Design chip_to_symbol, start of the top module:
module chip_to_symbol 
(
input logic         i_clk,
input logic         i_rst_n,
input logic         i_stream,
input logic         i_stream_valid,
output logic [3:0]  o_symbol,
output logic        o_symbol_valid       
);
Size in the first run: ~2900 cells after synthesis, ~100 flip-flops, about 9 I/O pins, about 24000 um2 of cells after synthesis.
clock: 4.49 ns
lec_check: 0
abc_area: 0
cap_margin: 20
cell_pad_in_sites_detail_placement: 0
cell_pad_in_sites_global_placement: 0
core_margin: 2
core_utilization: 72
cts_cluster_diameter: 45
cts_cluster_size: 22
gpl_timing_driven: 1
hold_slack_margin: -0.09
place_density_lb_addon: 0.29
setup_slack_margin: 0.56
slew_margin: 35
tns_end_percent: 90
run.sh (not shown) runs the stock make flow with config.mk's settings and CLKGATE_MAP_FILE=.
The baseline finished with negative setup slack left.
Edit:
CAP_MARGIN = 10   (was 20)
CORE_ASPECT_RATIO = 1.37   (was unset)
CORE_UTILIZATION = 55   (was 72)
CTS_CLUSTER_DIAMETER = 245   (was 45)
CTS_CLUSTER_SIZE = 94   (was 22)
HOLD_SLACK_MARGIN = unset   (was -0.09)
PLACE_DENSITY = 0.4   (was unset)
PLACE_DENSITY_LB_ADDON = unset   (was 0.29)
SETUP_SLACK_MARGIN = unset   (was 0.56)
TNS_END_PERCENT = 20   (was 90)
The changed run finished but fails on negative setup slack; synthesized cell count is unchanged; critical path depth stays the same; utilization fell by 22 points; area after synthesis stays the same; worst hold slack gains 0.020 ns; setup slack improves by 0.19 ns; non-clock buffer count goes up by 23; cell area decreases by 0.86%; first-iteration DRC count goes down by 61%.


job 5618:
chip_to_symbol again, from the RTL that the note above started with.
Settings: LEC_CHECK=0, ABC_AREA=1, CAP_MARGIN=20, CORE_MARGIN=2, CORE_UTILIZATION=72, GPL_ROUTABILITY_DRIVEN=0, PLACE_DENSITY=0.38, SLEW_MARGIN=20, TNS_END_PERCENT=10; clock period 4.22 ns.
Layout checks on job 5618: not met. Flow itself completed; violations: setup timing.
Modified inputs, job 4526 compared to job 5618
Settings: PLACE_DENSITY: 0.38 -> 0.82; SETUP_SLACK_MARGIN: unset -> 1.26; CTS_CLUSTER_SIZE: unset -> 96; CTS_CLUSTER_DIAMETER: unset -> 383.
==> results <==
Run status, job 4526: aborted in global routing, error GRT-0232
Delta (job 4526 minus job 5618): pre-CTS worst setup slack went up by 0.18 ns; post-synthesis cell area was more or less identical; mux share of post-synthesis cell area was more or less identical; proportion of synthesized flip-flops having asynchronous set or reset was more or less identical.
Relative to job 5618, HPWL after detailed placement has gone up in job 4526.
Changes in job 6989 relative to job 4526:
Settings: a deleted CTS_CLUSTER_DIAMETER that had been 383; a deleted TNS_END_PERCENT that had been 10; a deleted ABC_AREA that had been 1; a deleted GPL_ROUTABILITY_DRIVEN that had been 0; a change of CTS_CLUSTER_SIZE from 96 to 17; a change of SETUP_SLACK_MARGIN from 1.26 to 0.93; a deleted PLACE_DENSITY that had been 0.82; a change of the clock period (ns, I/O delays scaled along) from 4.22 to 3.12.
### Flow results
Job 6989: it failed during clock tree synthesis, and the tool reported DPL-0038.
Job 6989 ended with more die size than job 4526.
Chip area from the yosys synthesis statistics for job 6989: 1200 um^2 up relative to job 4526
Arithmetic-cell share of the synthesized area counting full adders, half adders and majority gates, job 6989 and job 4526, higher one = job 4526.
From job 4526 to job 6989 the numbers moved as follows: number of nets in the synthesized netlist shrank by 244; number of rows created at floorplan went up; post-DP HPWL up about 32%.
Setup changes, job 6989 to job 734
Settings: swapping 72 for 40 in CORE_UTILIZATION; clearing SETUP_SLACK_MARGIN, which used to be 0.93; clearing CTS_CLUSTER_SIZE, which used to be 17; swapping 3.12 for 10.0 in the clock period (ns, I/O delays scaled along).
Notes after the runs:
Among job 6989 and job 734, the run that stopped before the end is job 6989, and it is the only one. On placed instance count, the higher figure sits with job 6989, not job 734. Relative to job 6989, the height of the die of job 734 is higher by about 33%. As far as number of unique standard cell types used by synthesis goes, job 6989 and job 734 are indistinguishable; the numbers are identical. Job 734 ended up with a higher core area than job 6989 did. Cmp job 734 vs job 6989: die size higher in job 734.
> inputs changed (job 734 -> job 4578)
Settings: CORE_UTILIZATION now 21, was 40; the clock period (ns, I/O delays scaled along) now 15.6, was 10.0.
Notes after the runs:
- Delta (job 4578 minus job 734): cell area went up by about 3.6%, worst hold slack now sits higher, post-synthesis cell type count about even.
- Wire: job 4578 routes less than job 734
- Looking at combinational share of cell area, job 4578 sits 2.8 points lower than job 734 does.
- Against job 734, job 4578 reports a signal arrival time at the worst endpoint that is higher.
- Looking only at total routing resource utilization after global routing, and setting everything else aside, the higher value of job 734 and job 4578 goes to job 734.
- The final layout from job 4578, which completed every stage, passed the timing, design-rule and antenna checks at the end of the flow.
> inputs changed (job 4578 -> job 6033)
Settings: swapping 21 for 64 in CORE_UTILIZATION; swapping 15.6 for 5.15 in the clock period (ns, I/O delays scaled along).
## What came out
Job 4578 ended up with met4 as its highest metal layer used by the detailed router; job 6033 ended up with met5.
Area of all placed cells without fillers (lower): job 4578
Diff job 6033..job 4578 | sequential share of layout area | negligible
Worst reg2reg path depth in job 6033 vs job 4578: up 1
Job 6033 vs job 4578: max-slew headroom at the worst pin down in job 6033
Across job 4578 and job 6033, a clean result was obtained everywhere but in job 6033.
Job 6033 had finished all stages when the layout checks came back failing, citing setup timing.
Job 4578 → job 6033: critical path depth decreased by 1 relative to the old numbers; tapcell count decreased by 1,032 relative to the old numbers.
